v32:
## mul
module mul(
    input         mul_clk,
    input         resetn,
    input         mul_signed,
    input  [31:0] x,
    input  [31:0] y,
    input         de_to_ex_valid,
    input         ex_allowin,
    output [63:0] result
);
Size: about 5000 cells after synthesis, ~610 flip-flops, roughly 130 I/O pins, about 55000 um^2 of cells after synthesis.
clock: 6.71 ns
lec_check: 0
cap_margin: 0
core_aspect_ratio: 1.45
core_margin: 2
core_utilization: 72
cts_cluster_diameter: 347
cts_cluster_size: 10
hold_slack_margin: 0.28
place_density: 0.42
setup_slack_margin: 1.66
slew_margin: 20
tns_end_percent: 40
run.sh (not shown) runs the stock make flow with config.mk's settings and CLKGATE_MAP_FILE=.
What the final checks of v32 revealed, after a flow that finished every stage, was a layout that fails on setup timing.
Input-level comparison between v59 and v32:
- changing CAP_MARGIN from 0 to 20
- changing SETUP_SLACK_MARGIN from 1.66 to 1.9
- changing CTS_CLUSTER_DIAMETER from 347 to 30
- setting MAX_ROUTING_LAYER to met4 for the first time
- removing CORE_ASPECT_RATIO (formerly 1.45)
- removing CTS_CLUSTER_SIZE (formerly 10)
- changing HOLD_SLACK_MARGIN from 0.28 to -0.08
- changing PLACE_DENSITY from 0.42 to 0.41
- changing the clock period (ns, I/O delays scaled along) from 6.71 to 6.51
- Although v32 finished all stages, its layout failed final checks on setup timing.
- [flow] v59 | stages: complete | final checks: fail | reason: setup timing
- | average detailed-routed wire length per instance | v59 vs v32 | 2.2% lower |
- v32 -> v59: routed wire length flat
- Worst setup margin on v59 is behind v32.
Edits applied to the flow inputs when going from v59 to v47:
- a deleted TNS_END_PERCENT that had been 40
- a deleted MAX_ROUTING_LAYER that had been met4
- a deleted SETUP_SLACK_MARGIN that had been 1.9
- a deleted CTS_CLUSTER_DIAMETER that had been 30
- a deleted HOLD_SLACK_MARGIN that had been -0.08
- a deleted PLACE_DENSITY that had been 0.41
- a change of CORE_UTILIZATION from 72 to 40
- a change of the clock period (ns, I/O delays scaled along) from 6.51 to 11.7
Notes after the runs:
Delta (v47 minus v59): count of fill cells added during filler insertion climbed about 230%; length of routed wiring on met1 grew by about 16%.
v47 | status: complete | timing, DRC, antenna: pass
Compared with v59, v47 shows clock buffer instance count of the final layout lower by 31.
v59 -> v47: post-layout instance count excluding filler cells increased by a few percent
The data required time of the critical path of v47 exceeds that of v59 by 4.15 ns.
Looking at clock buffer and inverter area fraction after layout, v47 sits 2.2 points lower than v59 does.
The sum of routed wire length over all layers of v47 is lower than that of v59.
result[60] as the destination of the critical timing path was reported by v59, and result[61] by v47.

* * *

Starting RTL as in the previous note.
Settings: LEC_CHECK=0, ABC_AREA=1, CAP_MARGIN=30, CELL_PAD_IN_SITES_DETAIL_PLACEMENT=1, CELL_PAD_IN_SITES_GLOBAL_PLACEMENT=3, CORE_ASPECT_RATIO=1.27, CORE_MARGIN=6, CORE_UTILIZATION=66, CTS_CLUSTER_SIZE=59, GPL_ROUTABILITY_DRIVEN=1, GPL_TIMING_DRIVEN=0, HOLD_SLACK_MARGIN=0.25, MAX_ROUTING_LAYER=met4, MIN_ROUTING_LAYER=met2, PLACE_DENSITY_LB_ADDON=0.04, SETUP_SLACK_MARGIN=1.65, SLEW_MARGIN=5, TNS_END_PERCENT=70; clock period 7.25 ns.
The starting point died in global placement without I/O.
Edit:
==> flow/config.mk (replaced) <==
export PLATFORM = sky130hd
export DESIGN_NAME = mul
export DESIGN_NICKNAME = mul
export VERILOG_FILES = /design/flow/design.v
export SDC_FILE = /design/flow/constraint.sdc
export NUM_CORES = 4
export LEC_CHECK = 0
export CAP_MARGIN = 30
export CORE_MARGIN = 2
export CORE_UTILIZATION = 72
export CTS_CLUSTER_SIZE = 71
export GPL_ROUTABILITY_DRIVEN = 1
export HOLD_SLACK_MARGIN = 0.29
export MIN_ROUTING_LAYER = met1
export PLACE_DENSITY_LB_ADDON = 0.28
export SETUP_SLACK_MARGIN = 1.6
export SLEW_MARGIN = 5
export TNS_END_PERCENT = 70
==> flow/constraint.sdc (replaced) <==
create_clock -name core_clock -period 6.51 [get_ports {mul_clk}]
set_input_delay 1.3020 -clock core_clock [delete_from_list [all_inputs] [get_ports {mul_clk}]]
set_output_delay 1.3020 -clock core_clock [all_outputs]
set_load 0.01 [all_outputs]
This time the run produced a layout that fails on setup timing.
Area after synthesis came out higher by 1.8%.
Synthesized cell count came out lower by 10%.
Die size came out lower by 12%.
Edit:
==> flow/config.mk (replaced) <==
export PLATFORM = sky130hd
export DESIGN_NAME = mul
export DESIGN_NICKNAME = mul
export VERILOG_FILES = /design/flow/design.v
export SDC_FILE = /design/flow/constraint.sdc
export NUM_CORES = 4
export LEC_CHECK = 0
export CAP_MARGIN = 5
export CORE_MARGIN = 2
export CORE_UTILIZATION = 57
export CTS_CLUSTER_SIZE = 71
export GPL_ROUTABILITY_DRIVEN = 1
export MIN_ROUTING_LAYER = met1
export PLACE_DENSITY_LB_ADDON = 0.04
export SLEW_MARGIN = 5
export TNS_END_PERCENT = 70
==> flow/constraint.sdc (replaced) <==
create_clock -name core_clock -period 7.25 [get_ports {mul_clk}]
set_input_delay 1.4500 -clock core_clock [delete_from_list [all_inputs] [get_ports {mul_clk}]]
set_output_delay 1.4500 -clock core_clock [all_outputs]
set_load 0.01 [all_outputs]
What happened: The changed run reached the layout checks and failed them: setup timing. Wire length goes up by 0.75%. Core utilization goes down by 17 points. Worst hold slack is better by 0.12 ns. Synthesized area does not change.
Edit:
==> flow/config.mk (replaced) <==
export PLATFORM = sky130hd
export DESIGN_NAME = mul
export DESIGN_NICKNAME = mul
export VERILOG_FILES = /design/flow/design.v
export SDC_FILE = /design/flow/constraint.sdc
export NUM_CORES = 4
export LEC_CHECK = 0
export CAP_MARGIN = 20
export CORE_MARGIN = 2
export CORE_UTILIZATION = 40
export SETUP_SLACK_MARGIN = 3.49
export SLEW_MARGIN = 20
==> flow/constraint.sdc (replaced) <==
create_clock -name core_clock -period 11.7 [get_ports {mul_clk}]
set_input_delay 2.3400 -clock core_clock [delete_from_list [all_inputs] [get_ports {mul_clk}]]
set_output_delay 2.3400 -clock core_clock [all_outputs]
set_load 0.01 [all_outputs]
Result:
- The new run completed without violations
- die size rose by about 40%
- design area fell by 0.76%
- non-clock buffer count shrinks by 219
- wire length increases by 3.5%
- critical path depth does not change
